`flow/config.mk`:
```
export PLATFORM = sky130hd
export DESIGN_NAME = maxfinder
export DESIGN_NICKNAME = maxfinder
export VERILOG_FILES = /design/flow/design.v
export SDC_FILE = /design/flow/constraint.sdc
export NUM_CORES = 4
export LEC_CHECK = 0
export CAP_MARGIN = 20
export CORE_MARGIN = 2
export CORE_UTILIZATION = 70
export CTS_CLUSTER_DIAMETER = 396
export CTS_CLUSTER_SIZE = 25
export PLACE_DENSITY_LB_ADDON = 0.0
export SETUP_SLACK_MARGIN = 1.21
export SLEW_MARGIN = 20
```
`flow/design.v`:
```
module C2(d00, d01, d10, d11, a1, b1, a0, b0, out);
	input d00, d01, d10, d11, a1, b1, a0, b0;
	output out;
	wire s1, s0;
	assign s1 = a1 || b1;
	assign s0 = a0 && b0;
	assign out = {s1, s0} == 2'b00 ? d00:
	     	{s1, s0} == 2'b01 ? d01:
	     	{s1, s0} == 2'b10 ? d10: d11;
endmodule
module Not(x, nx);
input x;
output nx;
C2 myc2(1'b1, 1'b1, 1'b1, 1'b0, x, x, x, x, nx);
endmodule
module Xor(a, b, c, out);
input a, b, c;
output out;
wire nc;
Not mynot(c, nc);
C2 myc2(c, nc, nc, c, a, b, a, b, out);
endmodule
module Co(a, b, c, out);
input a, b, c;
output out;
C2 myc2(1'b0, c, c, 1'b1, a, b, a, b, out);
endmodule
module FA(a, b, ci, co, res);
input a, b, ci;
output co, res;
Xor myxor(a, b, ci, res);
Co myco(a, b, ci, co);
endmodule
module And1bit(a, b, res);
input a, b;
output res;
C2 myc2(1'b0, 1'b0, 1'b0, 1'b1, a, b, a, b, res);
endmodule
module And5bit(a, b, res);
input [4:0] a, b;
output [4:0] res;
C2 myc21(1'b0, 1'b0, 1'b0, 1'b1, a[4], b[4], a[4], b[4], res[4]);
C2 myc22(1'b0, 1'b0, 1'b0, 1'b1, a[3], b[3], a[3], b[3], res[3]);
C2 myc23(1'b0, 1'b0, 1'b0, 1'b1, a[2], b[2], a[2], b[2], res[2]);
C2 myc24(1'b0, 1'b0, 1'b0, 1'b1, a[1], b[1], a[1], b[1], res[1]);
C2 myc25(1'b0, 1'b0, 1'b0, 1'b1, a[0], b[0], a[0], b[0], res[0]);
endmodule
module Or1bit(a0, a1, a2, a3, a4, a5, out);
input a0, a1, a2, a3, a4, a5;
output out;
wire w1, w2, w3, w4;
C2 myc21(1'b0, 1'b1, 1'b1, 1'b1, a0, a1, a0, a1, w1);
C2 myc22(1'b0, 1'b1, 1'b1, 1'b1, a2, a3, a2, a3, w2);
C2 myc23(1'b0, 1'b1, 1'b1, 1'b1, a4, a5, a4, a5, w3);
C2 myc24(1'b0, 1'b1, 1'b1, 1'b1, w1, w2, w1, w2, w4);
C2 myc25(1'b0, 1'b1, 1'b1, 1'b1, w4, w3, w4, w3, out);
endmodule
module Adder11(a, b, out);
	input [9:0] a, b;
	output [10:0] out;
	wire [10:0] c;
	FA FA1(a[0], b[0], 1'b0, c[0], out[0]);
	FA FA2(a[1], b[1], c[0], c[1], out[1]);
	FA FA3(a[2], b[2], c[1], c[2], out[2]);
	FA FA4(a[3], b[3], c[2], c[3], out[3]);
	FA FA5(a[4], b[4], c[3], c[4], out[4]);
	FA FA6(a[5], b[5], c[4], c[5], out[5]);
	FA FA7(a[6], b[6], c[5], c[6], out[6]);
	FA FA8(a[7], b[7], c[6], c[7], out[7]);
	FA FA9(a[8], b[8], c[7], c[8], out[8]);
	FA FA10(a[9], b[9], c[8], c[9], out[9]);
	FA FA11(a[9], b[9], c[9], c[10], out[10]);
endmodule	 
module Adder12(a, b, out);
	input [10:0] a, b;
	output [11:0] out;
	wire [11:0] c;
	FA FA1(a[0], b[0], 1'b0, c[0], out[0]);
	FA FA2(a[1], b[1], c[0], c[1], out[1]);
	FA FA3(a[2], b[2], c[1], c[2], out[2]);
	FA FA4(a[3], b[3], c[2], c[3], out[3]);
	FA FA5(a[4], b[4], c[3], c[4], out[4]);
	FA FA6(a[5], b[5], c[4], c[5], out[5]);
	FA FA7(a[6], b[6], c[5], c[6], out[6]);
	FA FA8(a[7], b[7], c[6], c[7], out[7]);
	FA FA9(a[8], b[8], c[7], c[8], out[8]);
	FA FA10(a[9], b[9], c[8], c[9], out[9]);
	FA FA11(a[10], b[10], c[9], c[10], out[10]); 
	FA FA12(a[10], b[10], c[10], c[11], out[11]);
endmodule	 
module Abs #(parameter N = 5) (a, signbit, out);
    input[N-1:0] a;
    input signbit;
    output[N-1:0] out;
    wire [10:0] tmpout;
    wire[N-1:0] not_a;
    wire co;
    genvar i;
    generate
        for (i = 0; i < N; i = i + 1) begin
            Xor xor_ins(a[i], signbit, 1'b0, not_a[i]);
        end
    endgenerate
   Adder11 adder1 ({{(10-N){1'b0}}, not_a}, {{9{1'b0}}, signbit}, tmpout);
   assign out = tmpout[N-1:0];
endmodule
module Cell(input xn, am, Sin, Cin, output Cout, Sout);
  wire t;
  And1bit myand1(xn, am, t);
  wire xortmp;
  Xor myxor(t, Sin, Cin, Sout);
  Xor myxor3(Sin, Cin, 1'b0, t1);
  And1bit myand2(t, t1, t2);
  And1bit myand3(Cin, Sin, t3);
  Or1bit myor1(t2, t3, 1'b0, 1'b0, 1'b0, 1'b0, Cout);
endmodule
module Multiplier(a_2, x_2, out);
  parameter m = 5;
  parameter n = 5;
  output [m+n-1:0] out;
  wire [m+n-1:0] product;
  input [m-1:0] a_2;
  input [n-1:0] x_2;
  wire [m-1:0] a;
  wire [n-1:0] x;
  Abs #(m) a1(a_2, a_2[m - 1], a);
  Abs #(m) a2(x_2, x_2[m - 1], x);
  wire c_partial[m*n:0] ;
  wire s_partial[m*n:0] ;
  genvar i;
  generate
    for(i=0; i<m; i=i+1)
    begin
      Cell mycell(x[0], a[i], 1'b0, 1'b0, c_partial[i], s_partial[i]);
    end
  endgenerate
  genvar j, k;
  generate
    for(k=0; k<n-1; k=k+1)
    begin
      for(j=0; j<m-1; j=j+1)
      begin
  	 Cell mycell2(x[k + 1], a[j], s_partial[m*(k + 1) + j - m + 1], c_partial[m*(k+1)+j-m], c_partial[m*(k+1)+j], s_partial[m*(k+1)+j]);
      end
    end
  endgenerate
  genvar z;
  generate
    for(z=0; z<n-1; z=z+1)
    begin
      Cell c_middle_last_col(x[z+1], a[+(m-1)], 1'b0, c_partial[m*(z+1)+(m-1)-m], c_partial[m*(z+1)+(m-1)], s_partial[m*(z+1)+(m-1)]);
    end
  endgenerate
  wire c_last_partial[m-1:0] ;
  wire s_last_partial[m-2:0] ;
  assign c_last_partial[0] = 1'b0;
  genvar l;
  generate
    for(l=0; l<m-1; l=l+1)
    begin
      FA c_last(c_partial[(n-1)*m+l], s_partial[(n-1)*m+l+1], c_last_partial[l], c_last_partial[l+1], s_last_partial[l]);
    end
  endgenerate
  generate
    for(i=0; i<n; i=i+1)
    begin
      assign product[i] = s_partial[m*i];
    end
  endgenerate
  generate
    for(i=n; i<n+m-1; i=i+1)
    begin
      assign product[i] = s_last_partial[i-n];
    end
  endgenerate
  assign product[m+n-1] = c_last_partial[m-2];
  wire signbit_res;
  Xor xor1(a_2[m-1], x_2[n-1], 1'b0, signbit_res);
  Abs #(m+n) newAbs(product, signbit_res, out);
endmodule
module Mux2to1(a, b, sel, c);
	input [4:0] a, b;
	input sel;
	output [4:0] c;
	C2 myc2(a[0], a[0], b[0], b[0], sel, sel, sel, sel, c[0]); 
	C2 myc21(a[1], a[1], b[1], b[1], sel, sel, sel, sel, c[1]);
	C2 myc22(a[2], a[2], b[2], b[2], sel, sel, sel, sel, c[2]);
	C2 myc23(a[3], a[3], b[3], b[3], sel, sel, sel, sel, c[3]);
	C2 myc24(a[4], a[4], b[4], b[4], sel, sel, sel, sel, c[4]);
endmodule    
module iszer(A, out);
input [4:0] A;
output out;
Or1bit myOr1(A[4], A[3], A[2], A[1], A[0], 1'b0, out);
endmodule
module reg5bit(a, en, clk, rst, out);
input clk, rst, en;
input [4:0] a;
output [4:0] out;
wire b4, b3, b2, b1, b0;
S2 reg4(out[4], a[4], 1'b0, 1'b0, 1'b0, 1'b0, en, en, rst, clk, b4);
S2 reg3(out[3], a[3], 1'b0, 1'b0, 1'b0, 1'b0, en, en, rst, clk, b3);
S2 reg2(out[2], a[2], 1'b0, 1'b0, 1'b0, 1'b0, en, en, rst, clk, b2);
S2 reg1(out[1], a[1], 1'b0, 1'b0, 1'b0, 1'b0, en, en, rst, clk, b1);
S2 reg0(out[0], a[0], 1'b0, 1'b0, 1'b0, 1'b0, en, en, rst, clk, b0);
assign out = {b4, b3, b2, b1, b0};
endmodule
module reg10bit(A, clk, rst, out);
input clk, rst;
input [9:0] A;
output [9:0] out;
wire b9, b8, b7, b6, b5, b4, b3, b2, b1, b0;
S2 reg9(A[9], 1'b0, 1'b0, 1'b0, 1'b0, 1'b0, 1'b0, 1'b0, rst, clk, b9);
S2 reg8(A[8], 1'b0, 1'b0, 1'b0, 1'b0, 1'b0, 1'b0, 1'b0,  rst, clk, b8);
S2 reg7(A[7], 1'b0, 1'b0, 1'b0, 1'b0, 1'b0, 1'b0, 1'b0,  rst, clk, b7);
S2 reg6(A[6], 1'b0, 1'b0, 1'b0, 1'b0, 1'b0, 1'b0, 1'b0,  rst, clk, b6);
S2 reg5(A[5], 1'b0, 1'b0, 1'b0, 1'b0, 1'b0, 1'b0, 1'b0, rst, clk, b5);
S2 reg4(A[4], 1'b0, 1'b0, 1'b0, 1'b0, 1'b0, 1'b0, 1'b0,  rst, clk, b4);
S2 reg3(A[3], 01'b0, 1'b0, 1'b0, 1'b0, 1'b0, 1'b0, 1'b0,  rst, clk, b3);
S2 reg2(A[2], 1'b0, 1'b0, 1'b0, 1'b0, 1'b0, 1'b0, 1'b0,  rst, clk, b2);
S2 reg1(A[1], 01'b0, 1'b0, 1'b0, 1'b0, 1'b0, 1'b0, 1'b0,  rst, clk, b1);
S2 reg0(A[0], 01'b0, 1'b0, 1'b0, 1'b0, 1'b0, 1'b0, 1'b0,  rst, clk, b0);
assign out = {b9, b8, b7, b6, b5, b4, b3, b2, b1, b0};
endmodule
module S2(d00, d01, d10, d11, a1, b1, a0, b0, clr, clk, out);
input d00, d01, d10, d11, a1, b1, a0, b0, clr, clk;
output reg out;
wire s1, s0, d;
assign s1 = a1 || b1;
assign s0 = a0 && b0;
assign d = {s1, s0} == 2'b00 ? d00 :
	   {s1, s0} == 2'b01 ? d01 :
	   {s1, s0} == 2'b10 ? d10 : d11;
always@(posedge clk) begin
	if (clr) out <= 1'b0;
	else out <= d;
end
endmodule
module Actfun(A, out);
input [11:0] A;
output [4:0] out;
wire lb;
wire[11:0] B;
assign lb = A[11];
C2 c0(A[11], 1'b0, 1'b0, 1'b0, lb, lb, lb, lb, B[11]);
C2 c1(A[10], 1'b0, 1'b0, 1'b0, lb, lb, lb, lb, B[10]);
C2 c2(A[9], 1'b0, 1'b0, 1'b0, lb, lb, lb, lb, B[9]);
C2 c3(A[8], 1'b0, 1'b0, 1'b0, lb, lb, lb, lb, B[8]);
C2 c4(A[7], 1'b0, 1'b0, 1'b0, lb, lb, lb, lb, B[7]);
C2 c5(A[6], 1'b0, 1'b0, 1'b0, lb, lb, lb, lb, B[6]);
C2 c6(A[5], 1'b0, 1'b0, 1'b0, lb, lb, lb, lb, B[5]);
C2 c7(A[4], 1'b0, 1'b0, 1'b0, lb, lb, lb, lb, B[4]);
C2 c8(A[3], 1'b0, 1'b0, 1'b0, lb, lb, lb, lb, B[3]);
C2 c9(A[2], 1'b0, 1'b0, 1'b0, lb, lb, lb, lb, B[2]);
C2 c10(A[1], 1'b0, 1'b0, 1'b0, lb, lb, lb, lb, B[1]);
C2 c11(A[0], 1'b0, 1'b0, 1'b0, lb, lb, lb, lb, B[0]);
assign out = {B[11], B[6:3]};
endmodule
module PU(x1, w1, x2, w2, x3, w3, x4, w4, clk, rst, out);
input [4:0] x1, x2, x3, x4, w1, w2, w3, w4;
input clk, rst;
output [4:0] out;
wire [9:0] mres1, mres2, mres3, mres4, mreg1, mreg2, mreg3, mreg4;
wire [10:0] addres1, addres2;
wire [11:0] addres3;
Multiplier mul1(x1, w1, mres1);
Multiplier mul2(x2, w2, mres2);
Multiplier mul3(x3, w3, mres3);
Multiplier mul4(x4, w4, mres4);
reg10bit reg1(mres1, clk, rst, mreg1);
reg10bit reg2(mres2, clk, rst, mreg2);
reg10bit reg3(mres3, clk, rst, mreg3);
reg10bit reg4(mres4, clk, rst, mreg4);
Adder11 add1(mreg1, mreg2, addres1);
Adder11 add2(mreg3, mreg4, addres2);
Adder12 add3(addres1, addres2, addres3);
Actfun myfun(addres3, out);
endmodule
module DataPath(clk, rst, ix1, ix2, ix3, ix4, ieps, wen, wene, sel, zer, out);
input clk, rst, wen, wene, sel;
input [4:0] ix1, ix2, ix3, ix4, ieps;
output zer;
output [4:0] out;
wire [4:0] xp1, xp2, xp3, xp4, w1, w2, w3, w4, x1, x2, x3, x4, eps, initx1, initx2, initx3, initx4;
wire zx1, zx2, zx3, zx4, nsel;
Mux2to1 mux1(ix1, xp1, sel, w1);
Mux2to1 mux2(ix2, xp2, sel, w2);
Mux2to1 mux3(ix3, xp3, sel, w3);
Mux2to1 mux4(ix4, xp4, sel, w4);
Not Not1(sel, nsel);
reg5bit my_x1(w1, wen, clk, rst, x1);
reg5bit my_x2(w2, wen, clk, rst, x2);
reg5bit my_x3(w3, wen, clk, rst, x3);
reg5bit my_x4(w4, wen, clk, rst, x4);
reg5bit my_ix1(ix1, nsel, clk, rst, initx1);
reg5bit my_ix2(ix2, nsel, clk, rst, initx2);
reg5bit my_ix3(ix3, nsel, clk, rst, initx3);
reg5bit my_ix4(ix4, nsel, clk, rst, initx4);
reg5bit my_eps(ieps, wene, clk, rst, eps);
wire [4:0] one2c = 4'b01000;
PU PU1(x1, one2c, x2, eps, x3, eps, x4, eps, clk, rst, xp1);
PU PU2(x1, eps, x2, one2c, x3, eps, x4, eps, clk, rst, xp2);
PU PU3(x1, eps, x2, eps, x3, one2c, x4, eps, clk, rst, xp3);
PU PU4(x1, eps, x2, eps, x3, eps, x4, one2c, clk, rst, xp4);
iszer zerx1(x1, zx1);
iszer zerx2(x2, zx2);
iszer zerx3(x3, zx3);
iszer zerx4(x4, zx4);
wire [4:0] resx1, resx2, resx3, resx4;
And5bit myand1({5{zx1}}, initx1, resx1);
And5bit myand2({5{zx2}}, initx2, resx2);
And5bit myand3({5{zx3}}, initx3, resx3);
And5bit myand4({5{zx4}}, initx4, resx4);
Or1bit myor1(resx1[0], resx2[0], resx3[0], resx4[0], 1'b0, 1'b0, out[0]);
Or1bit myor2(resx1[1], resx2[1], resx3[1], resx4[1], 1'b0, 1'b0, out[1]);
Or1bit myor3(resx1[2], resx2[2], resx3[2], resx4[2], 1'b0, 1'b0, out[2]);
Or1bit myor4(resx1[3], resx2[3], resx3[3], resx4[3], 1'b0, 1'b0, out[3]);
Or1bit myor5(resx1[4], resx2[4], resx3[4], resx4[4], 1'b0, 1'b0, out[4]);
wire rega1, rega2, rega3, rega4, rega5, rega6;
And1bit myand5(zx1, zx2, rega1);
And1bit myand6(zx1, zx3, rega2);
And1bit myand7(zx1, zx4, rega3);
And1bit myand8(zx2, zx3, rega4);
And1bit myand9(zx2, zx4, rega5);
And1bit myand10(zx3, zx4, rega6);
Or1bit mynewor(rega1, rega2, rega3, rega4, rega5, rega6, zer);
endmodule
module controller(clk, rst, start, zer, wen, wenep, sel, done);
	input clk, rst, start, zer;
	output wen, wenep, sel, done;
	wire Q1, Q2, Q3, Q21, Q22, Q23, Q31, Q32, wen2;
	S2 newQ1(1'b0, 1'b1, 1'b0, 1'b0, Q1, zer, Q2, Q3, rst, clk, Q1);
	C2 newQ21(1'b0, 1'b0, 1'b1, 1'b0, Q2, Q2, Q3, Q3, Q21);
	C2 newQ22(1'b0, 1'b0, 1'b0, 1'b1, Q2, Q2, zer, zer, Q22);
	C2 newQ23(1'b0, 1'b1, 1'b0, 1'b0, Q2, start, Q3, Q3, Q23);
	S2 newQ2(Q23, Q23, 1'b1, 1'b1, Q21, Q22, 1'b1, 1'b1, rst, clk, Q2);
	C2 newQ31(1'b0, 1'b0, 1'b1, 1'b0, Q2, Q2, Q3, Q3, Q31);
	C2 newQ32(1'b0, 1'b1, 1'b0, 1'b0, Q1, Q2, start, start, Q32);
	S2 newQ3(1'b0, 1'b0, 1'b1, 1'b1, Q31, Q32, 1'b1, 1'b1, rst, clk, Q3);
	C2 newwen1(1'b0, 1'b1, 1'b0, 1'b0, Q1, Q2, Q3, Q3, wenep);
	C2 newwen2(1'b0, 1'b1, 1'b0, 1'b0, Q1, Q1, Q2, Q3, sel);
	C2 newwen(1'b0, 1'b0, 1'b1, 1'b1, wenep, sel, 1'b1, 1'b1, wen);
	C2 newdone(1'b0, 1'b1, 1'b0, 1'b0, Q2, Q3, Q1, Q1, done);
endmodule
module maxfinder(clk, rst, start, x1, x2, x3, x4, eps, done, result);
input clk, start, rst;
input [4:0] x1, x2, x3, x4, eps;
output done;
output [4:0] result;
wire wen, wenep, sel, zer;
DataPath datapath(clk, rst, x1, x2, x3, x4, eps, wen, wenep, sel, zer, result);
controller con(clk, rst, start, zer, wen, wenep, sel, done);
endmodule
```
`flow/run.sh`:
```
#!/bin/bash
# the make line also repeats each setting of config.mk as NAME=value (left out here)
make -C /OpenROAD-flow-scripts/flow DESIGN_CONFIG=/design/flow/config.mk WORK_HOME=/design/flow/orfs CLKGATE_MAP_FILE= finish
```
`flow/constraint.sdc`:
```
create_clock -name core_clock -period 6.25 [get_ports {clk}]
set_input_delay 1.2500 -clock core_clock [delete_from_list [all_inputs] [get_ports {clk}]]
set_output_delay 1.2500 -clock core_clock [all_outputs]
set_load 0.01 [all_outputs]
```
==> tab_implementation.tex, run 1 <==
% Table of physical implementation metrics
\begin{tabular}{lr}
\hline
Metric & Value \\
\hline
\multicolumn{2}{l}{\textbf{Outcome}} \\
\quad Outcome & timing/DRC/antenna clean \\
\multicolumn{2}{l}{\textbf{Synthesis}} \\
\quad Area fraction in full adders, half adders and majority gates & 41.9\% \\
\quad Simple-gate portion of the synthesized area & 14.6\% \\
\quad Top cell type's share of synthesized area & 23.4\% \\
\quad Per-instance average area after synthesis & 9.05 um\^{}2 \\
\quad Main combinational cell family by area after synthesis & adder cells \\
\quad Post-synthesis cell type with the largest combined area & sky130\_fd\_sc\_hd\_\_ha\_1 \\
\quad Number of enable-type register cells in the synthesized netlist & 0 \\
\quad Yosys synthesis chip area & 12,500 um\^{}2 \\
\quad Most common cell in the netlist & sky130\_fd\_sc\_hd\_\_ha\_1 \\
\quad Commonest flop & sky130\_fd\_sc\_hd\_\_dfxtp\_1 \\
\quad Gate count of the mapped netlist & 1,384 \\
\quad XOR-XNOR Cells, Area Fraction & 5.24\% \\
\quad Synth warn & 5 \\
\quad Number of different library cells in the post-synthesis netlist & 69 \\
\quad Post-Synth AOI/OAI Area & 10.4\% \\
\quad Area contributors post-synth & sky130\_fd\_sc\_hd\_\_ha\_1, sky130\_fd\_sc\_hd\_\_dfxtp\_1, sky130\_fd\_sc\_hd\_\_fa\_1 \\
\quad Mux contribution to synthesized area & 0.689\% \\
\quad Number of cells in Yosys stat & 1,384 \\
\quad Flip-flop and latch count after synthesis & 116 \\
\quad Part of the Yosys area used for sequential elements & 18.5\% \\
\quad Top cells by count, synth & sky130\_fd\_sc\_hd\_\_ha\_1, sky130\_fd\_sc\_hd\_\_inv\_1, sky130\_fd\_sc\_hd\_\_dfxtp\_1 \\
\quad Netlist area before placement & 12,500 um\^{}2 \\
\quad Post-synth ARST share & 0\% \\
\multicolumn{2}{l}{\textbf{Critical path}} \\
\quad Buf/Inv on CP & 4 \\
\quad Highest cell delay on the worst timing path & 0.43 ns \\
\quad Timing startpoint of the critical path & datapath.PU3.reg4.reg1.out \\
\quad Ordered cell list for the critical path & inv\_4 -> ha\_4 -> ha\_4 -> a211oi\_4 -> fa\_2 -> inv\_2 -> fa\_2 -> fa\_2 -> fa\_2 -> fa\_2 -> inv\_2 -> fa\_2 -> fa\_2 -> inv\_2 -> ha\_4 -> a21boi\_1 -> o31a\_1 -> ha\_1 -> or3\_1 -> a31oi\_1 -> nor2\_1 -> a211o\_2 -> a2111oi\_4 \\
\quad Required time at the endpoint of the critical path & 6.57 ns \\
\quad Critical Path Stages & 23 \\
\quad Arrival time of data at the critical path endpoint & 6.22 ns \\
\quad CP dominant cell by count & sky130\_fd\_sc\_hd\_\_fa\_2 \\
\quad Kind of critical path & flop to flop \\
\quad Type of element capturing the critical path & flop \\
\quad CP max-delay cell & sky130\_fd\_sc\_hd\_\_fa\_2 \\
\quad Worst-case reg-to-reg path depth & 23 \\
\quad Capture instance of the worst register-to-register path & datapath.my\_x1.reg0.out \\
\quad Launch instance of the worst register-to-register path & datapath.PU3.reg4.reg1.out \\
\quad Termination of the worst setup path & datapath.my\_x1.reg0.out \\
\quad Largest fanout on the critical path & 4 \\
\quad Setup slack of the most critical reg-to-reg path & 0.34 ns \\
\quad Worst Setup Start Kind & flop \\
\quad CP top delay family & adder cells \\
\multicolumn{2}{l}{\textbf{Power}} \\
\quad IR drop worst, VDD & 362 uV \\
\quad Net Switching & 1.70 mW \\
\quad Comb pwr share & 51.9\% \\
\quad Power drawn by the combinational cells & 2.17 mW \\
\quad Total power per unit cell area & 279 nW/um\^{}2 \\
\quad Fraction of power consumed by the clock network & 26.5\% \\
\quad Net switching share of the total power & 40.7\% \\
\quad Reg power frac & 21.6\% \\
\quad Clk. pwr & 1.11 mW \\
\quad Biggest power consumer among the groups & combinational logic \\
\quad Total sequential power & 0.904 mW \\
\quad Internal portion of total power & 2.48 mW \\
\quad Overall power consumption & 4.18 mW \\
\quad Static Leak & 7.18 nW \\
\multicolumn{2}{l}{\textbf{STA}} \\
\quad Worst hold margin & 0.453 ns \\
\quad Period utilisation layout & 94.5\% \\
\quad Min cycle time layout & 5.91 ns \\
\quad Pins over their slew limit & 0 \\
\quad Sum of negative setup slack & 0 ns \\
\quad Tightest Pin Transition & 1.15 ns \\
\quad Count of final setup violators & 0 \\
\quad RSZ-0062 raised after global routing & true \\
\quad Final hold violation count & 0 \\
\quad Clock Skew & 0.0113 ns \\
\quad Slew HR & 22.9\% \\
\quad Upper clock frequency limit & 0.169 GHz \\
\multicolumn{2}{l}{\textbf{Detailed routing}} \\
\quad Vias per cell & 5.89 \\
\quad Number of nets with antenna violations after routing & 0 \\
\quad Wire length per cell after detailed routing & 20.1 um \\
\quad Wire length on met2 & 16,300 um \\
\quad Detailed-route DRC error count & 0 \\
\quad Total number of vias & 9,914 \\
\quad Met3 routed wirelength & 2320 um \\
\quad First DRT Iteration DRCs & 634 \\
\quad Routed wire length & 33,700 um \\
\quad Met1 wire length & 13,300 um \\
\quad Uppermost metal layer occupied by signal nets & met5 \\
\quad Number of iterations in the first detailed-routing pass & 5 \\
\multicolumn{2}{l}{\textbf{Floorplanning}} \\
\quad Die width & 138 um \\
\quad Number of placed I/O pins & 34 \\
\quad Die Height & 138 um \\
\quad Core Footprint & 17,400 um\^{}2 \\
\quad Core utilization at floorplan & 72.0\% \\
\quad Standard-cell row count & 48 \\
\quad Overall die area & 19,000 um\^{}2 \\
\multicolumn{2}{l}{\textbf{Clock network}} \\
\quad CTS Buf Count & 17 \\
\quad Clock root buffer & sky130\_fd\_sc\_hd\_\_clkbuf\_16 \\
\quad \# hold bufs at CTS & 0 \\
\quad Clock Sinks & 116 \\
\quad TritonCTS clock tree & done \\
\quad H-Tree Level Count & 4 \\
\quad Latency at later pin & 0.42 ns \\
\quad Deepest clock path buffer count & 2 \\
\quad Clock Pin Slew Worst Setup and Hold Paths & 0.06 ns \\
\multicolumn{2}{l}{\textbf{Min path}} \\
\quad End of the worst hold path & datapath.my\_ix3.reg2.out \\
\quad Number of stages on the worst hold path & 2 \\
\quad Start point of the worst min-delay path & datapath.my\_ix3.reg2.out \\
\quad Path category of the worst min-delay check & flop to flop \\
\multicolumn{2}{l}{\textbf{Run}} \\
\quad Number of maximum-capacitance violations & 0 \\
\quad Number of warnings the tools reported & 136 \\
\multicolumn{2}{l}{\textbf{Global route}} \\
\quad First-pass GRT wire length & 49,200 um \\
\quad Initial antenna violation count & 2 \\
\quad Global router's overall resource usage & 34.5\% \\
\quad Largest net degree at the start of global routing & 73 \\
\quad Number of global-route vias before repair & 9,863 \\
\quad Remaining Overflow, GRT & 0 \\
\multicolumn{2}{l}{\textbf{Finish}} \\
\quad Layout Nets & 1,819 \\
\quad Non-filler instance count after layout & 1,682 \\
\quad Area added between synthesis and finish & 19.6\% \\
\quad Fillers & 962 \\
\multicolumn{2}{l}{\textbf{Place}} \\
\quad Final weighted congestion in routability-driven placement & 0.872 \\
\quad HPWL after DPL & 23,100 um \\
\quad IO buf count & 33 \\
\quad Number of instances in the placed design & 1,608 \\
\hline
\end{tabular}
-- through the flow --
| stage | cell area [um^2] | utilization [%] | setup WS (ns) |
|---|---|---|---|
| finish | 15000 | 86.0 | 0.344 |
| floorplan | 12800 | - | 0.752 |
| CTS | 14400 | 82.8 | 0.420 |
| global route | 15000 | 86.0 | 0.144 |
| global placement | 13300 | 76.2 | 0.437 |
| detailed placement | 13300 | 76.2 | 0.207 |
-- layout make-up --
type,count,area [um^2],area share [%]
clock buffer,19,443,2.96
sequential,116,2360,15.8
timing repair buffer,84,749,5.00
inverter,232,881,5.88
tap,225,282,1.88
clock inverter,13,219,1.46
multi-input combinational,992,10000,67.0
antenna,1,2.50,0.0167
-- routing by layer --
metal  global-route usage, %  up-vias
li1                        -     4520
met1                    42.2     4835
met2                    59.1      428
met3                    5.85      129
met4                    16.8        2
met5                       0        -
-- what timing repair did --
action	4_1_cts	5_1_grt
setup buffers	25	15
resized	65	76
pin swaps	45	62
hold endpoints to repair	0	0
gates cloned	1	0
setup endpoints to repair	28	27
==> inputs of run 2 (changes only) <==
- ABC_AREA: unset -> 1
- CORE_UTILIZATION: 70 -> 72
- CTS_CLUSTER_DIAMETER: 396 -> 27
- CTS_CLUSTER_SIZE: 25 -> 74
- PLACE_DENSITY_LB_ADDON: 0.0 -> 0.27
- SETUP_SLACK_MARGIN: 1.21 -> 1.45
- clock period: 6.25 -> 5.02 ns (I/O delays scaled with it)
==> run 2 against run 1 <==
Effect of this change:
- the run now fails in global routing (5_1_grt)
- synthesized area is 0.33% higher
- die area is 2.4% lower
- synthesized cell count is 11% higher
==> tab_implementation.tex, run 2 <==
% Yosys + OpenROAD metrics
\begin{tabular}{lr}
\hline
Metric & Value \\
\hline
\multicolumn{2}{l}{\textbf{Outcome}} \\
\quad Outcome & did not finish (was timing/DRC/antenna clean) \\
\quad Failing step & global routing (5\_1\_grt) \\
\quad Error that stopped the run & [ERROR GRT-0232] Routing congestion too high. Check the congestion heatmap in the GUI. \\
\multicolumn{2}{l}{\textbf{Synthesis}} \\
\quad Number of cells in Yosys stat & 1,543 (was 1,384) \\
\quad Area fraction in full adders, half adders and majority gates & 41.4\% (was 41.9\%) \\
\quad Post-synthesis cell type with the largest combined area & sky130\_fd\_sc\_hd\_\_ha\_1 (unchanged) \\
\quad Most common cell in the netlist & sky130\_fd\_sc\_hd\_\_inv\_1 (was sky130\_fd\_sc\_hd\_\_ha\_1) \\
\quad Flip-flop and latch count after synthesis & 116 (unchanged) \\
\quad XOR-XNOR Cells, Area Fraction & 4.81\% (was 5.24\%) \\
\quad Area contributors post-synth & sky130\_fd\_sc\_hd\_\_ha\_1, sky130\_fd\_sc\_hd\_\_dfxtp\_1, sky130\_fd\_sc\_hd\_\_fa\_1 (unchanged) \\
\quad Top cells by count, synth & sky130\_fd\_sc\_hd\_\_inv\_1, sky130\_fd\_sc\_hd\_\_ha\_1, sky130\_fd\_sc\_hd\_\_nand2\_1 (was sky130\_fd\_sc\_hd\_\_ha\_1, sky130\_fd\_sc\_hd\_\_inv\_1, sky130\_fd\_sc\_hd\_\_dfxtp\_1) \\
\quad Per-instance average area after synthesis & 8.15 um\^{}2 (was 9.05 um\^{}2) \\
\quad Simple-gate portion of the synthesized area & 14.2\% (was 14.6\%) \\
\quad Synth warn & 5 (unchanged) \\
\quad Top cell type's share of synthesized area & 23.3\% (was 23.4\%) \\
\quad Commonest flop & sky130\_fd\_sc\_hd\_\_dfxtp\_1 (unchanged) \\
\quad Part of the Yosys area used for sequential elements & 18.5\% (about the same) \\
\quad Post-synth ARST share & 0\% (unchanged) \\
\quad Number of enable-type register cells in the synthesized netlist & 0 (unchanged) \\
\quad Main combinational cell family by area after synthesis & adder cells (unchanged) \\
\quad Mux contribution to synthesized area & 0.0796\% (was 0.689\%) \\
\quad Netlist area before placement & 12,600 um\^{}2 (was 12,500 um\^{}2) \\
\quad Number of different library cells in the post-synthesis netlist & 52 (was 69) \\
\quad Post-Synth AOI/OAI Area & 8.23\% (was 10.4\%) \\
\quad Gate count of the mapped netlist & 1,543 (was 1,384) \\
\quad Yosys synthesis chip area & 12,600 um\^{}2 (was 12,500 um\^{}2) \\
\multicolumn{2}{l}{\textbf{Global route}} \\
\quad Remaining Overflow, GRT & 4 \\
\quad Global router's overall resource usage & 67.5\% \\
\multicolumn{2}{l}{\textbf{Clock network}} \\
\quad Clock root buffer & sky130\_fd\_sc\_hd\_\_clkbuf\_16 (unchanged) \\
\quad \# hold bufs at CTS & 0 (unchanged) \\
\quad H-Tree Level Count & 4 (unchanged) \\
\quad Clock Sinks & 116 (unchanged) \\
\quad Deepest clock path buffer count & 2 (unchanged) \\
\quad CTS Buf Count & 17 (unchanged) \\
\multicolumn{2}{l}{\textbf{Floorplanning}} \\
\quad Overall die area & 18,500 um\^{}2 (was 19,000 um\^{}2) \\
\quad Core utilization at floorplan & 73.2\% (was 72.0\%) \\
\quad Die width & 136 um (was 138 um) \\
\quad Standard-cell row count & 48 (unchanged) \\
\quad Die Height & 136 um (was 138 um) \\
\quad Core Footprint & 17,200 um\^{}2 (was 17,400 um\^{}2) \\
\quad Number of placed I/O pins & 34 (unchanged) \\
\multicolumn{2}{l}{\textbf{Place}} \\
\quad Final weighted congestion in routability-driven placement & 0.937 (was 0.872) \\
\quad Cell Area, Placed & 13,900 um\^{}2 (was 13,300 um\^{}2) \\
\quad HPWL after DPL & 25,800 um (was 23,100 um) \\
\quad IO buf count & 33 (unchanged) \\
\hline
\end{tabular}
[run 2: timing repair]
item                       4_1_cts
pin swaps                       73
buffers inserted                38
resized                        141
setup endpoints to repair       40
[run 2: through the flow]
stage	hold slack, ns	worst slack, ns	instances
CTS	0.464	-0.148	1878
detailed placement	0.452	-0.277	1808
global placement	0.446	-0.0183	1808
floorplan	0.430	0.143	1545
[run 2: metal layers]
metal,GRT usage (%),overflow
met5,21.1,0
met2,89.1,3
met4,71.7,1
met1,65.6,0
met3,45.2,0
==> inputs of run 3 (changes only) <==
- ABC_AREA: 1 -> unset
- CAP_MARGIN: 20 -> 30
- CELL_PAD_IN_SITES_DETAIL_PLACEMENT: unset -> 2
- CELL_PAD_IN_SITES_GLOBAL_PLACEMENT: unset -> 2
- CORE_ASPECT_RATIO: unset -> 1.94
- CORE_MARGIN: 2 -> 8
- CORE_UTILIZATION: 72 -> 35
- CTS_CLUSTER_DIAMETER: 27 -> unset
- CTS_CLUSTER_SIZE: 74 -> unset
- GPL_ROUTABILITY_DRIVEN: unset -> 1
- MAX_ROUTING_LAYER: unset -> met4
- MIN_ROUTING_LAYER: unset -> met2
- PLACE_DENSITY_LB_ADDON: 0.27 -> 0.19
- SETUP_SLACK_MARGIN: 1.45 -> unset
- TNS_END_PERCENT: unset -> 90
- clock period: 5.02 -> 6.87 ns (I/O delays scaled with it)
==> run 3 against run 2 <==
Effect of this change:
- now clean on timing, DRC and antenna
- synthesized cell count is 10% lower
- synthesized area is 0.33% lower
- die area is 130% higher
==> tab_implementation.tex, run 3 <==
% Table of physical implementation metrics
\begin{tabular}{lr}
\hline
Metric & Value \\
\hline
\multicolumn{2}{l}{\textbf{Outcome}} \\
\quad Outcome & timing/DRC/antenna clean (was did not finish) \\
\multicolumn{2}{l}{\textbf{Critical path}} \\
\quad Worst Setup Start Kind & flop \\
\quad Worst-case reg-to-reg path depth & 24 \\
\quad Type of element capturing the critical path & flop \\
\quad Ordered cell list for the critical path & inv\_1 -> ha\_1 -> ha\_1 -> a211oi\_2 -> fa\_2 -> inv\_1 -> fa\_2 -> fa\_2 -> fa\_1 -> fa\_1 -> inv\_1 -> fa\_1 -> fa\_2 -> inv\_1 -> ha\_1 -> a21boi\_0 -> o31a\_1 -> buf\_4 -> ha\_1 -> or3\_1 -> a31oi\_1 -> nor2\_1 -> a211o\_2 -> a2111oi\_4 \\
\quad Critical Path Stages & 24 \\
\quad Setup slack of the most critical reg-to-reg path & 0.28 ns \\
\quad Kind of critical path & flop to flop \\
\quad Required time at the endpoint of the critical path & 7.21 ns \\
\quad Launch instance of the worst register-to-register path & datapath.PU4.reg3.reg1.out \\
\quad Capture instance of the worst register-to-register path & datapath.my\_x1.reg1.out \\
\quad CP top delay family & adder cells \\
\quad Termination of the worst setup path & datapath.my\_x1.reg1.out \\
\quad Timing startpoint of the critical path & datapath.PU4.reg3.reg1.out \\
\quad Largest fanout on the critical path & 4 \\
\quad CP max-delay cell & sky130\_fd\_sc\_hd\_\_fa\_1 \\
\quad Highest cell delay on the worst timing path & 0.45 ns \\
\quad Buf/Inv on CP & 5 \\
\quad Arrival time of data at the critical path endpoint & 6.93 ns \\
\multicolumn{2}{l}{\textbf{Floorplanning}} \\
\quad Standard-cell row count & 96 (was 48) \\
\quad Number of placed I/O pins & 34 (unchanged) \\
\quad Die width & 152 um (was 136 um) \\
\quad Core Footprint & 35,300 um\^{}2 (was 17,200 um\^{}2) \\
\quad Overall die area & 42,500 um\^{}2 (was 18,500 um\^{}2) \\
\quad Core utilization at floorplan & 35.5\% (was 73.2\%) \\
\quad Die Height & 280 um (was 136 um) \\
\multicolumn{2}{l}{\textbf{Place}} \\
\quad Final weighted congestion in routability-driven placement & 0.911 (was 0.937) \\
\quad Post-placement worst setup slack & -0.0271 ns (was -0.277 ns) \\
\quad IO buf count & 33 (unchanged) \\
\quad HPWL after DPL & 32,900 um (was 25,800 um) \\
\multicolumn{2}{l}{\textbf{STA}} \\
\quad Count of final setup violators & 0 \\
\quad Final hold violation count & 0 \\
\quad Worst hold margin & 0.456 ns \\
\quad Pins over their slew limit & 0 \\
\quad Sum of negative setup slack & 0 ns \\
\quad Upper clock frequency limit & 0.152 GHz \\
\quad Tightest Pin Transition & 0.889 ns \\
\quad Final setup margin & 0.281 ns \\
\quad Period utilisation layout & 95.9\% \\
\quad Min cycle time layout & 6.59 ns \\
\quad Clock Skew & 0.0117 ns \\
\quad Slew HR & 40.3\% \\
\multicolumn{2}{l}{\textbf{Detailed routing}} \\
\quad Number of nets with antenna violations after routing & 0 \\
\quad Vias per cell & 6.81 \\
\quad Total number of vias & 12,700 \\
\quad Routed wire length & 42,700 um \\
\quad Detailed-route DRC error count & 0 \\
\quad Number of iterations in the first detailed-routing pass & 7 \\
\quad First DRT Iteration DRCs & 1,639 \\
\quad Wire length per cell after detailed routing & 22.9 um \\
\multicolumn{2}{l}{\textbf{Synthesis}} \\
\quad Yosys synthesis chip area & 12,500 um\^{}2 (was 12,600 um\^{}2) \\
\quad Number of different library cells in the post-synthesis netlist & 69 (was 52) \\
\quad Commonest flop & sky130\_fd\_sc\_hd\_\_dfxtp\_1 (unchanged) \\
\quad Simple-gate portion of the synthesized area & 14.6\% (was 14.2\%) \\
\quad Number of cells in Yosys stat & 1,384 (was 1,543) \\
\quad Part of the Yosys area used for sequential elements & 18.5\% (about the same) \\
\quad Top cell type's share of synthesized area & 23.4\% (was 23.3\%) \\
\quad Number of enable-type register cells in the synthesized netlist & 0 (unchanged) \\
\quad Per-instance average area after synthesis & 9.05 um\^{}2 (was 8.15 um\^{}2) \\
\quad XOR-XNOR Cells, Area Fraction & 5.24\% (was 4.81\%) \\
\quad Post-Synth AOI/OAI Area & 10.4\% (was 8.23\%) \\
\quad Post-synthesis cell type with the largest combined area & sky130\_fd\_sc\_hd\_\_ha\_1 (unchanged) \\
\quad Top cells by count, synth & sky130\_fd\_sc\_hd\_\_ha\_1, sky130\_fd\_sc\_hd\_\_inv\_1, sky130\_fd\_sc\_hd\_\_dfxtp\_1 (was sky130\_fd\_sc\_hd\_\_inv\_1, sky130\_fd\_sc\_hd\_\_ha\_1, sky130\_fd\_sc\_hd\_\_nand2\_1) \\
\quad Gate count of the mapped netlist & 1,384 (was 1,543) \\
\quad Mux contribution to synthesized area & 0.689\% (was 0.0796\%) \\
\quad Area contributors post-synth & sky130\_fd\_sc\_hd\_\_ha\_1, sky130\_fd\_sc\_hd\_\_dfxtp\_1, sky130\_fd\_sc\_hd\_\_fa\_1 (unchanged) \\
\quad Area fraction in full adders, half adders and majority gates & 41.9\% (was 41.4\%) \\
\quad Main combinational cell family by area after synthesis & adder cells (unchanged) \\
\quad Synth warn & 5 (unchanged) \\
\quad Flip-flop and latch count after synthesis & 116 (unchanged) \\
\quad Post-synth ARST share & 0\% (unchanged) \\
\quad Netlist area before placement & 12,500 um\^{}2 (was 12,600 um\^{}2) \\
\quad Most common cell in the netlist & sky130\_fd\_sc\_hd\_\_ha\_1 (was sky130\_fd\_sc\_hd\_\_inv\_1) \\
\multicolumn{2}{l}{\textbf{Min path}} \\
\quad End of the worst hold path & datapath.my\_ix4.reg0.out \\
\quad Path category of the worst min-delay check & flop to flop \\
\quad Start point of the worst min-delay path & datapath.my\_ix4.reg0.out \\
\quad Number of stages on the worst hold path & 2 \\
\multicolumn{2}{l}{\textbf{Finish}} \\
\quad Layout Nets & 1,790 \\
\quad Area added between synthesis and finish & 11.7\% \\
\multicolumn{2}{l}{\textbf{Clock network}} \\
\quad Clock Pin Slew Worst Setup and Hold Paths & 0.06 ns \\
\quad H-Tree Level Count & 4 (unchanged) \\
\quad Clock root buffer & sky130\_fd\_sc\_hd\_\_clkbuf\_16 (unchanged) \\
\quad Latency at later pin & 0.44 ns \\
\quad \# hold bufs at CTS & 0 (unchanged) \\
\quad CTS Buf Count & 17 (unchanged) \\
\quad Clock Sinks & 116 (unchanged) \\
\quad Deepest clock path buffer count & 2 (unchanged) \\
\quad TritonCTS clock tree & done \\
\multicolumn{2}{l}{\textbf{Power}} \\
\quad IR drop worst, VDD & 218 uV \\
\quad Total power per unit cell area & 257 nW/um\^{}2 \\
\quad Static Leak & 6.99 nW \\
\quad Clk. pwr & 0.871 mW \\
\quad Overall power consumption & 3.59 mW \\
\quad Power drawn by the combinational cells & 1.90 mW \\
\quad Comb pwr share & 53.0\% \\
\quad Total sequential power & 0.820 mW \\
\quad Net Switching & 1.61 mW \\
\quad Biggest power consumer among the groups & combinational logic \\
\quad Reg power frac & 22.8\% \\
\quad Net switching share of the total power & 44.8\% \\
\quad Fraction of power consumed by the clock network & 24.2\% \\
\quad Internal portion of total power & 1.99 mW \\
\multicolumn{2}{l}{\textbf{Global route}} \\
\quad Remaining Overflow, GRT & 0 \\
\quad Largest net degree at the start of global routing & 58 \\
\quad First-pass GRT wire length & 65,400 um \\
\quad Global router's overall resource usage & 32.9\% \\
\quad Initial antenna violation count & 1 \\
\quad Number of global-route vias before repair & 15,300 \\
\multicolumn{2}{l}{\textbf{Run}} \\
\quad Number of warnings the tools reported & 133 \\
\quad Number of maximum-capacitance violations & 0 \\
\hline
\end{tabular}
## run 3: timing repair
item | in CTS | in global routing
setup buffers | 1 | 2
pin swaps | 1 | 5
resized | 1 | 9
setup endpoints to repair | 3 | 9
## run 3: per-layer routing
metal | GRT usage [%] | vias to the layer above | wire (um)
met4 | 6.38 | 0 | 2270
met3 | 36.0 | 199 | 14500
met2 | 42.3 | 3409 | 26000
met1 | - | 4682 | 0
met5 | - | - | 0
li1 | - | 4443 | -
## run 3: layout make-up
type                    count  area [um^2]
diodes                      3         7.51
repair buffers             56          500
well taps                 441          552
clock inverters            13          113
flip-flops and latches    116         2320
multi-input cells         991         9190
fillers                  3909        21300
clock buffers              18          439
inverters                 232          871
## run 3: stage by stage
stage | cells | utilization (%) | area (um^2)
after global placement | 1830 | 37.8 | 13400
after detailed placement | 1830 | 37.8 | 13400
after global routing | 1868 | 39.6 | 14000
final | 1870 | 39.6 | 14000
after floorplan | 1386 | - | 12500
after CTS | 1862 | 39.4 | 13900
==> inputs of run 4 (changes only) <==
- ABC_AREA: unset -> 1
- CELL_PAD_IN_SITES_DETAIL_PLACEMENT: 2 -> unset
- CELL_PAD_IN_SITES_GLOBAL_PLACEMENT: 2 -> 0
- CORE_ASPECT_RATIO: 1.94 -> 0.89
- CORE_MARGIN: 8 -> 2
- CORE_UTILIZATION: 35 -> 72
- CTS_CLUSTER_DIAMETER: unset -> 48
- CTS_CLUSTER_SIZE: unset -> 14
- MAX_ROUTING_LAYER: met4 -> met5
- MIN_ROUTING_LAYER: met2 -> met1
- PLACE_DENSITY_LB_ADDON: 0.19 -> 0.25
- TNS_END_PERCENT: 90 -> 100
- clock period: 6.87 -> 5.07 ns (I/O delays scaled with it)
==> run 4 against run 3 <==
Effect of this change:
- the flow now stops in global routing (5_1_grt)
- die area fell by 56%
- synthesized cell count up 11%
- synthesized area up 0.33%
==> tab_implementation.tex, run 4 <==
% Yosys + OpenROAD metrics
\begin{tabular}{lr}
\hline
Metric & Value \\
\hline
\multicolumn{2}{l}{\textbf{Synthesis}} \\
\quad Mux contribution to synthesized area & 0.0796\% (was 0.689\%) \\
\quad Flip-flop and latch count after synthesis & 116 (unchanged) \\
\quad Area fraction in full adders, half adders and majority gates & 41.4\% (was 41.9\%) \\
\quad Commonest flop & sky130\_fd\_sc\_hd\_\_dfxtp\_1 (unchanged) \\
\quad Simple-gate portion of the synthesized area & 14.2\% (was 14.6\%) \\
\quad Post-synthesis cell type with the largest combined area & sky130\_fd\_sc\_hd\_\_ha\_1 (unchanged) \\
\quad XOR-XNOR Cells, Area Fraction & 4.81\% (was 5.24\%) \\
\quad Part of the Yosys area used for sequential elements & 18.5\% (about the same) \\
\quad Number of enable-type register cells in the synthesized netlist & 0 (unchanged) \\
\quad Per-instance average area after synthesis & 8.15 um\^{}2 (was 9.05 um\^{}2) \\
\quad Area contributors post-synth & sky130\_fd\_sc\_hd\_\_ha\_1, sky130\_fd\_sc\_hd\_\_dfxtp\_1, sky130\_fd\_sc\_hd\_\_fa\_1 (unchanged) \\
\quad Number of different library cells in the post-synthesis netlist & 52 (was 69) \\
\quad Main combinational cell family by area after synthesis & adder cells (unchanged) \\
\quad Synth warn & 5 (unchanged) \\
\quad Post-synth ARST share & 0\% (unchanged) \\
\quad Gate count of the mapped netlist & 1,543 (was 1,384) \\
\quad Post-Synth AOI/OAI Area & 8.23\% (was 10.4\%) \\
\quad Yosys synthesis chip area & 12,600 um\^{}2 (was 12,500 um\^{}2) \\
\quad Top cells by count, synth & sky130\_fd\_sc\_hd\_\_inv\_1, sky130\_fd\_sc\_hd\_\_ha\_1, sky130\_fd\_sc\_hd\_\_nand2\_1 (was sky130\_fd\_sc\_hd\_\_ha\_1, sky130\_fd\_sc\_hd\_\_inv\_1, sky130\_fd\_sc\_hd\_\_dfxtp\_1) \\
\quad Most common cell in the netlist & sky130\_fd\_sc\_hd\_\_inv\_1 (was sky130\_fd\_sc\_hd\_\_ha\_1) \\
\quad Top cell type's share of synthesized area & 23.3\% (was 23.4\%) \\
\quad Netlist area before placement & 12,600 um\^{}2 (was 12,500 um\^{}2) \\
\quad Number of cells in Yosys stat & 1,543 (was 1,384) \\
\multicolumn{2}{l}{\textbf{Floorplanning}} \\
\quad Die Height & 129 um (was 280 um) \\
\quad Standard-cell row count & 45 (was 96) \\
\quad Number of placed I/O pins & 34 (unchanged) \\
\quad Overall die area & 18,500 um\^{}2 (was 42,500 um\^{}2) \\
\quad Core utilization at floorplan & 73.7\% (was 35.5\%) \\
\quad Die width & 144 um (was 152 um) \\
\quad Core Footprint & 17,100 um\^{}2 (was 35,300 um\^{}2) \\
\multicolumn{2}{l}{\textbf{Clock network}} \\
\quad Clock root buffer & sky130\_fd\_sc\_hd\_\_clkbuf\_16 (unchanged) \\
\quad CTS Buf Count & 17 (unchanged) \\
\quad \# hold bufs at CTS & 0 (unchanged) \\
\quad H-Tree Level Count & 4 (unchanged) \\
\quad Clock Sinks & 116 (unchanged) \\
\quad Deepest clock path buffer count & 2 (unchanged) \\
\multicolumn{2}{l}{\textbf{Global route}} \\
\quad Remaining Overflow, GRT & 21 \\
\quad Global router's overall resource usage & 76.6\% \\
\multicolumn{2}{l}{\textbf{Place}} \\
\quad Cell Area, Placed & 14,000 um\^{}2 (was 13,400 um\^{}2) \\
\quad IO buf count & 33 (unchanged) \\
\quad HPWL after DPL & 25,900 um (was 32,900 um) \\
\quad Final weighted congestion in routability-driven placement & 0.937 (was 0.911) \\
\multicolumn{2}{l}{\textbf{Outcome}} \\
\quad Error that stopped the run & [ERROR GRT-0232] Routing congestion too high. Check the congestion heatmap in the GUI. \\
\quad Outcome & did not finish (was timing/DRC/antenna clean) \\
\quad Failing step & global routing (5\_1\_grt) \\
\hline
\end{tabular}
[run 4: per-layer routing]
metal	GRT overflow	GRT usage (%)
met2	9	90.7
met3	1	65.1
met4	10	76.2
met5	0	41.6
met1	1	75.4
[run 4: metrics by stage]
stage | instances | util [%] | setup slack (ns)
after floorplan | 1545 | - | 0.0151
after global placement | 1889 | 82.3 | -0.125
after detailed placement | 1889 | 82.3 | -0.378
after CTS | 1928 | 88.0 | 0.00305
[run 4: what timing repair did]
action                     4_1_cts
buffers inserted                 7
gates resized                   89
setup endpoints to repair       27
pin swaps                       39
==> inputs of run 5 (changes only) <==
- ABC_AREA: 1 -> unset
- CAP_MARGIN: 30 -> 20
- CELL_PAD_IN_SITES_GLOBAL_PLACEMENT: 0 -> unset
- CORE_ASPECT_RATIO: 0.89 -> unset
- CORE_UTILIZATION: 72 -> 67
- CTS_CLUSTER_DIAMETER: 48 -> unset
- CTS_CLUSTER_SIZE: 14 -> unset
- GPL_ROUTABILITY_DRIVEN: 1 -> unset
- MAX_ROUTING_LAYER: met5 -> unset
- MIN_ROUTING_LAYER: met1 -> unset
- PLACE_DENSITY_LB_ADDON: 0.25 -> unset
- TNS_END_PERCENT: 100 -> unset
- clock period: 5.07 -> 3.73 ns (I/O delays scaled with it)
==> run 5 against run 4 <==
Effect of this change:
- the layout now fails its checks (negative setup slack)
- synthesized cell count fell by 10%
- synthesized area fell by 0.33%
- die area increased by 6.9%
==> tab_implementation.tex, run 5 <==
% Table of physical implementation metrics
\begin{tabular}{lr}
\hline
Metric & Value \\
\hline
\multicolumn{2}{l}{\textbf{Place}} \\
\quad Number of instances in the placed design & 1,840 (was 1,889) \\
\quad HPWL after DPL & 26,500 um (was 25,900 um) \\
\quad Final weighted congestion in routability-driven placement & 0.901 (was 0.937) \\
\quad IO buf count & 33 (unchanged) \\
\quad Cell Area, Placed & 15,200 um\^{}2 (was 14,000 um\^{}2) \\
\multicolumn{2}{l}{\textbf{Power}} \\
\quad Net Switching & 3.33 mW \\
\quad IR drop worst, VDD & 386 uV \\
\quad Total sequential power & 1.50 mW \\
\quad Power drawn by the combinational cells & 4.77 mW \\
\quad Clk. pwr & 1.75 mW \\
\quad Net switching share of the total power & 41.5\% \\
\quad Biggest power consumer among the groups & combinational logic \\
\quad Static Leak & 8.16 nW \\
\quad Fraction of power consumed by the clock network & 21.8\% \\
\quad Overall power consumption & 8.02 mW \\
\quad Total power per unit cell area & 477 nW/um\^{}2 \\
\quad Internal portion of total power & 4.69 mW \\
\quad Comb pwr share & 59.4\% \\
\quad Reg power frac & 18.7\% \\
\multicolumn{2}{l}{\textbf{Finish}} \\
\quad Non-filler instance count after layout & 1,888 \\
\quad Layout Nets & 2,017 \\
\quad Fin area & 16,800 um\^{}2 \\
\quad Area added between synthesis and finish & 34.3\% \\
\quad Fillers & 732 \\
\multicolumn{2}{l}{\textbf{Critical path}} \\
\quad Critical Path Stages & 25 \\
\quad CP max-delay cell & sky130\_fd\_sc\_hd\_\_fa\_2 \\
\quad Timing startpoint of the critical path & datapath.PU3.reg4.reg1.out \\
\quad Largest fanout on the critical path & 4 \\
\quad Required time at the endpoint of the critical path & 4.05 ns \\
\quad Termination of the worst setup path & datapath.my\_x1.reg1.out \\
\quad Highest cell delay on the worst timing path & 0.38 ns \\
\quad Capture instance of the worst register-to-register path & datapath.my\_x1.reg1.out \\
\quad Setup slack of the most critical reg-to-reg path & -2.25 ns \\
\quad Type of element capturing the critical path & flop \\
\quad CP top delay family & adder cells \\
\quad Kind of critical path & flop to flop \\
\quad Launch instance of the worst register-to-register path & datapath.PU3.reg4.reg1.out \\
\quad Worst-case reg-to-reg path depth & 25 \\
\quad Buf/Inv on CP & 4 \\
\quad Worst Setup Start Kind & flop \\
\quad CP dominant cell by count & sky130\_fd\_sc\_hd\_\_fa\_2 \\
\quad Arrival time of data at the critical path endpoint & 6.30 ns \\
\multicolumn{2}{l}{\textbf{Synthesis}} \\
\quad XOR-XNOR Cells, Area Fraction & 5.24\% (was 4.81\%) \\
\quad Simple-gate portion of the synthesized area & 14.6\% (was 14.2\%) \\
\quad Post-Synth AOI/OAI Area & 10.4\% (was 8.23\%) \\
\quad Area contributors post-synth & sky130\_fd\_sc\_hd\_\_ha\_1, sky130\_fd\_sc\_hd\_\_dfxtp\_1, sky130\_fd\_sc\_hd\_\_fa\_1 (unchanged) \\
\quad Flip-flop and latch count after synthesis & 116 (unchanged) \\
\quad Yosys synthesis chip area & 12,500 um\^{}2 (was 12,600 um\^{}2) \\
\quad Most common cell in the netlist & sky130\_fd\_sc\_hd\_\_ha\_1 (was sky130\_fd\_sc\_hd\_\_inv\_1) \\
\quad Top cells by count, synth & sky130\_fd\_sc\_hd\_\_ha\_1, sky130\_fd\_sc\_hd\_\_inv\_1, sky130\_fd\_sc\_hd\_\_dfxtp\_1 (was sky130\_fd\_sc\_hd\_\_inv\_1, sky130\_fd\_sc\_hd\_\_ha\_1, sky130\_fd\_sc\_hd\_\_nand2\_1) \\
\quad Number of different library cells in the post-synthesis netlist & 69 (was 52) \\
\quad Post-synth ARST share & 0\% (unchanged) \\
\quad Gate count of the mapped netlist & 1,384 (was 1,543) \\
\quad Post-synthesis cell type with the largest combined area & sky130\_fd\_sc\_hd\_\_ha\_1 (unchanged) \\
\quad Synth warn & 5 (unchanged) \\
\quad Area fraction in full adders, half adders and majority gates & 41.9\% (was 41.4\%) \\
\quad Netlist area before placement & 12,500 um\^{}2 (was 12,600 um\^{}2) \\
\quad Per-instance average area after synthesis & 9.05 um\^{}2 (was 8.15 um\^{}2) \\
\quad Commonest flop & sky130\_fd\_sc\_hd\_\_dfxtp\_1 (unchanged) \\
\quad Mux contribution to synthesized area & 0.689\% (was 0.0796\%) \\
\quad Number of enable-type register cells in the synthesized netlist & 0 (unchanged) \\
\quad Main combinational cell family by area after synthesis & adder cells (unchanged) \\
\quad Part of the Yosys area used for sequential elements & 18.5\% (about the same) \\
\quad Top cell type's share of synthesized area & 23.4\% (was 23.3\%) \\
\quad Number of cells in Yosys stat & 1,384 (was 1,543) \\
\multicolumn{2}{l}{\textbf{Global route}} \\
\quad First-pass GRT wire length & 60,700 um \\
\quad Remaining Overflow, GRT & 0 \\
\quad Global router's overall resource usage & 39.7\% \\
\quad Initial antenna violation count & 0 \\
\quad Largest net degree at the start of global routing & 70 \\
\quad Number of global-route vias before repair & 11,900 \\
\multicolumn{2}{l}{\textbf{Clock network}} \\
\quad Deepest clock path buffer count & 2 (unchanged) \\
\quad H-Tree Level Count & 4 (unchanged) \\
\quad CTS Buf Count & 17 (unchanged) \\
\quad Clock Sinks & 116 (unchanged) \\
\quad Clock root buffer & sky130\_fd\_sc\_hd\_\_clkbuf\_16 (unchanged) \\
\quad TritonCTS clock tree & done \\
\quad Latency at later pin & 0.44 ns \\
\quad Clock Pin Slew Worst Setup and Hold Paths & 0.06 ns \\
\multicolumn{2}{l}{\textbf{Floorplanning}} \\
\quad Standard-cell row count & 50 (was 45) \\
\quad Die width & 141 um (was 144 um) \\
\quad Core Footprint & 18,500 um\^{}2 (was 17,100 um\^{}2) \\
\quad Die Height & 141 um (was 129 um) \\
\quad Overall die area & 19,800 um\^{}2 (was 18,500 um\^{}2) \\
\quad Number of placed I/O pins & 34 (unchanged) \\
\quad Core utilization at floorplan & 67.7\% (was 73.7\%) \\
\multicolumn{2}{l}{\textbf{Detailed routing}} \\
\quad Wire length per cell after detailed routing & 23.1 um \\
\quad First DRT Iteration DRCs & 1,060 \\
\quad Total number of vias & 11,500 \\
\quad Routed wire length & 43,700 um \\
\quad Number of nets with antenna violations after routing & 0 \\
\quad Number of iterations in the first detailed-routing pass & 9 \\
\quad Vias per cell & 6.08 \\
\quad Diodes inserted & 0 \\
\quad Detailed-route DRC error count & 0 \\
\multicolumn{2}{l}{\textbf{STA}} \\
\quad Period utilisation layout & 160\% \\
\quad Min cycle time layout & 5.98 ns \\
\quad RSZ-0062 raised after global routing & true \\
\quad Final setup margin & -2.25 ns \\
\quad Final hold violation count & 0 \\
\quad Upper clock frequency limit & 0.167 GHz \\
\quad Tightest Pin Transition & 1.04 ns \\
\quad Pins over their slew limit & 0 \\
\quad Clock Skew & 0.0125 ns \\
\quad Slew HR & 30.1\% \\
\quad Count of final setup violators & 39 \\
\multicolumn{2}{l}{\textbf{Run}} \\
\quad Number of warnings the tools reported & 138 \\
\quad Number of maximum-capacitance violations & 0 \\
\multicolumn{2}{l}{\textbf{Outcome}} \\
\quad Causes of the layout check failure & negative setup slack \\
\quad Outcome & failed layout checks (was did not finish) \\
\multicolumn{2}{l}{\textbf{Min path}} \\
\quad Start point of the worst min-delay path & datapath.my\_ix4.reg1.out \\
\quad End of the worst hold path & datapath.my\_ix4.reg1.out \\
\quad Path category of the worst min-delay check & flop to flop \\
\quad Number of stages on the worst hold path & 2 \\
\hline
\end{tabular}
==> run 5: timing repair <==
| action | CTS | global route |
|---|---|---|
| hold buffers | 0 | 0 |
| setup buffers | 8 | 10 |
| pin swaps | 59 | 54 |
| resized | 94 | 64 |
| endpoints found under the setup margin | 40 | 40 |
==> run 5: layout make-up <==
type / count / area [um^2] / share of cell area (%)
clock inverters: 14 / 179 / 1.06
well taps: 234 / 293 / 1.74
clock buffers: 18 / 439 / 2.61
flip-flops and latches: 116 / 2350 / 13.9
inverters: 232 / 871 / 5.18
repair buffers: 283 / 2270 / 13.5
multi-input cells: 991 / 10400 / 62.0
==> run 5: per-layer routing <==
metal	global-route usage (%)	part of all wire, %	vias up	wire, um
li1	-	-	4928	-
met1	44.5	34	5499	14900
met2	71.8	49	754	21300
met3	7.03	8.2	304	3580
met4	21.6	9.0	0	3930
met5	0	0	-	0
==> run 5: metrics by stage <==
| stage | hold slack, ns | util, % | TNS [ns] | setup slack, ns |
|---|---|---|---|---|
| floorplan | 0.432 | - | -38.00 | -1.77 |
| global placement | 0.439 | 82.2 | -42.41 | -1.82 |
| detailed placement | 0.446 | 82.2 | -45.46 | -1.93 |
| CTS | 0.455 | 88.6 | -43.25 | -1.88 |
| global route | 0.476 | 90.9 | -54.45 | -2.44 |
| finish | 0.457 | 90.9 | -50.07 | -2.25 |
==> inputs of run 6 (changes only) <==
- CELL_PAD_IN_SITES_DETAIL_PLACEMENT: unset -> 0
- CORE_ASPECT_RATIO: unset -> 1.99
- CORE_MARGIN: 2 -> 4
- CORE_UTILIZATION: 67 -> 40
- CTS_CLUSTER_DIAMETER: unset -> 49
- GPL_ROUTABILITY_DRIVEN: unset -> 1
- GPL_TIMING_DRIVEN: unset -> 0
- MAX_ROUTING_LAYER: unset -> met5
- MIN_ROUTING_LAYER: unset -> met2
- SETUP_SLACK_MARGIN: unset -> 2.31
- TNS_END_PERCENT: unset -> 90
- clock period: 3.73 -> 9.0 ns (I/O delays scaled with it)
==> run 6 against run 5 <==
Effect of this change:
- now clean on timing, DRC and antenna
- synthesized area did not move
- global-route usage fell by 4.4 points
- fmax fell by 6.2%
- via count rose by 14%
- largest cell class unchanged
- sequential power fell by 59%
- register-to-register slack improved by 4.9 ns
- die area rose by 74%
- setup slack improved by 4.9 ns
- final cell count fell by 0.21%
- critical path type unchanged
- core utilization fell by 45 points
- power fell by 64%
- clock power fell by 57%
==> tab_implementation.tex, run 6 <==
% Table of physical implementation metrics
\begin{tabular}{lr}
\hline
Metric & Value \\
\hline
\multicolumn{2}{l}{\textbf{Outcome}} \\
\quad Outcome & timing/DRC/antenna clean (was failed layout checks) \\
\multicolumn{2}{l}{\textbf{Synthesis}} \\
\quad Top cell type's share of synthesized area & 23.4\% (unchanged) \\
\quad Commonest flop & sky130\_fd\_sc\_hd\_\_dfxtp\_1 (unchanged) \\
\quad Number of different library cells in the post-synthesis netlist & 69 (unchanged) \\
\quad Area fraction in full adders, half adders and majority gates & 41.9\% (unchanged) \\
\quad Number of enable-type register cells in the synthesized netlist & 0 (unchanged) \\
\quad Post-synth ARST share & 0\% (unchanged) \\
\quad Top cells by count, synth & sky130\_fd\_sc\_hd\_\_ha\_1, sky130\_fd\_sc\_hd\_\_inv\_1, sky130\_fd\_sc\_hd\_\_dfxtp\_1 (unchanged) \\
\quad Post-Synth AOI/OAI Area & 10.4\% (unchanged) \\
\quad Most common cell in the netlist & sky130\_fd\_sc\_hd\_\_ha\_1 (unchanged) \\
\quad Main combinational cell family by area after synthesis & adder cells (unchanged) \\
\quad Part of the Yosys area used for sequential elements & 18.5\% (unchanged) \\
\quad Mux contribution to synthesized area & 0.689\% (unchanged) \\
\quad Post-synthesis cell type with the largest combined area & sky130\_fd\_sc\_hd\_\_ha\_1 (unchanged) \\
\quad Yosys synthesis chip area & 12,500 um\^{}2 (unchanged) \\
\quad Simple-gate portion of the synthesized area & 14.6\% (unchanged) \\
\quad Per-instance average area after synthesis & 9.05 um\^{}2 (unchanged) \\
\multicolumn{2}{l}{\textbf{Critical path}} \\
\quad Launch instance of the worst register-to-register path & datapath.my\_x2.reg4.out (was datapath.PU3.reg4.reg1.out) \\
\quad Critical Path Stages & 20 (was 25) \\
\quad Largest fanout on the critical path & 10 (was 4) \\
\quad Arrival time of data at the critical path endpoint & 6.69 ns (was 6.30 ns) \\
\quad Highest cell delay on the worst timing path & 0.55 ns (was 0.38 ns) \\
\quad Required time at the endpoint of the critical path & 9.31 ns (was 4.05 ns) \\
\quad Setup slack of the most critical reg-to-reg path & 2.62 ns (was -2.25 ns) \\
\quad Buf/Inv on CP & 3 (was 4) \\
\quad CP top delay family & adder cells (unchanged) \\
\quad Worst Setup Start Kind & flop (unchanged) \\
\multicolumn{2}{l}{\textbf{STA}} \\
\quad Slew HR & 29.4\% (was 30.1\%) \\
\quad Sum of negative setup slack & 0 ns (was -50.07 ns) \\
\quad RSZ-0062 raised after global routing & false (was true) \\
\quad Pins over their slew limit & 0 (unchanged) \\
\quad Min cycle time layout & 6.38 ns (was 5.98 ns) \\
\quad Final hold violation count & 0 (unchanged) \\
\quad Upper clock frequency limit & 0.157 GHz (was 0.167 GHz) \\
\quad Period utilisation layout & 70.8\% (was 160\%) \\
\quad Tightest Pin Transition & 1.05 ns (was 1.04 ns) \\
\quad Count of final setup violators & 0 (was 39) \\
\multicolumn{2}{l}{\textbf{Power}} \\
\quad Biggest power consumer among the groups & combinational logic (unchanged) \\
\quad Fraction of power consumed by the clock network & 25.8\% (was 21.8\%) \\
\quad Total sequential power & 0.616 mW (was 1.50 mW) \\
\quad Comb pwr share & 53.0\% (was 59.4\%) \\
\quad Total power per unit cell area & 204 nW/um\^{}2 (was 477 nW/um\^{}2) \\
\quad Power drawn by the combinational cells & 1.54 mW (was 4.77 mW) \\
\quad Static Leak & 7.08 nW (was 8.16 nW) \\
\quad Internal portion of total power & 1.64 mW (was 4.69 mW) \\
\quad Reg power frac & 21.2\% (was 18.7\%) \\
\multicolumn{2}{l}{\textbf{Detailed routing}} \\
\quad Routed wire length & 38,800 um (was 43,700 um) \\
\quad Total number of vias & 13,100 (was 11,500) \\
\quad Wire length per cell after detailed routing & 20.6 um (was 23.1 um) \\
\quad Vias per cell & 6.97 (was 6.08) \\
\quad Detailed-route DRC error count & 0 (unchanged) \\
\multicolumn{2}{l}{\textbf{Min path}} \\
\quad Number of stages on the worst hold path & 2 (unchanged) \\
\quad Path category of the worst min-delay check & flop to flop (unchanged) \\
\quad End of the worst hold path & datapath.my\_ix3.reg0.out (was datapath.my\_ix4.reg1.out) \\
\quad Start point of the worst min-delay path & datapath.my\_ix3.reg0.out (was datapath.my\_ix4.reg1.out) \\
\multicolumn{2}{l}{\textbf{Global route}} \\
\quad Initial antenna violation count & 0 (unchanged) \\
\quad Global router's overall resource usage & 35.4\% (was 39.7\%) \\
\quad Remaining Overflow, GRT & 0 (unchanged) \\
\multicolumn{2}{l}{\textbf{Place}} \\
\quad HPWL after DPL & 30,000 um (was 26,500 um) \\
\quad IO buf count & 32 (was 33) \\
\multicolumn{2}{l}{\textbf{Clock network}} \\
\quad Clock Pin Slew Worst Setup and Hold Paths & 0.07 ns (was 0.06 ns) \\
\quad CTS Buf Count & 17 (unchanged) \\
\quad Latency at later pin & 0.44 ns (about the same) \\
\quad Clock root buffer & sky130\_fd\_sc\_hd\_\_clkbuf\_16 (unchanged) \\
\quad Clock Sinks & 116 (unchanged) \\
\multicolumn{2}{l}{\textbf{Run}} \\
\quad Number of maximum-capacitance violations & 0 (unchanged) \\
\quad Number of warnings the tools reported & 134 (was 138) \\
\multicolumn{2}{l}{\textbf{Floorplanning}} \\
\quad Overall die area & 34,400 um\^{}2 (was 19,800 um\^{}2) \\
\quad Number of placed I/O pins & 34 (unchanged) \\
\quad Standard-cell row count & 91 (was 50) \\
\multicolumn{2}{l}{\textbf{Finish}} \\
\quad Layout Nets & 1,824 (was 2,017) \\
\hline
\end{tabular}
[run 6: final cells by class]
class | instances | area share [%]
Multi-Input combinational cell | 991 | 65.1
Sequential cell | 116 | 16.3
Inverter | 232 | 6.11
Tap cell | 418 | 3.67
Clock buffer | 18 | 3.08
Timing Repair Buffer | 43 | 2.90
Buffer | 47 | 1.40
Clock inverter | 14 | 1.39
Antenna cell | 5 | 0.0878
[run 6: routing by layer]
layer / share of wire, % / track usage [%]
met1: 0 / -
met2: 54 / 45.6
met3: 31 / 40.3
met4: 14 / 12.0
met5: 0.54 / 11.5
[run 6: metrics by stage]
| stage | instances | area [um^2] | setup slack (ns) | hold slack [ns] |
|---|---|---|---|---|
| after floorplan | 1386 | 12500 | 3.09 | 0.432 |
| after global placement | 1836 | 13400 | 1.89 | 0.440 |
| after detailed placement | 1836 | 13400 | 2.12 | 0.444 |
| after CTS | 1870 | 14000 | 2.33 | 0.454 |
| after global routing | 1879 | 14200 | 2.34 | 0.471 |
| final | 1884 | 14300 | 2.62 | 0.461 |
[run 6: timing repair]
action | CTS | global route
setup buffers | 2 | 6
setup endpoints to repair | 7 | 14
pin swaps | 0 | 10
hold buffers | 0 | 0
resized | 3 | 20
Power and IR drop assume default switching activity.
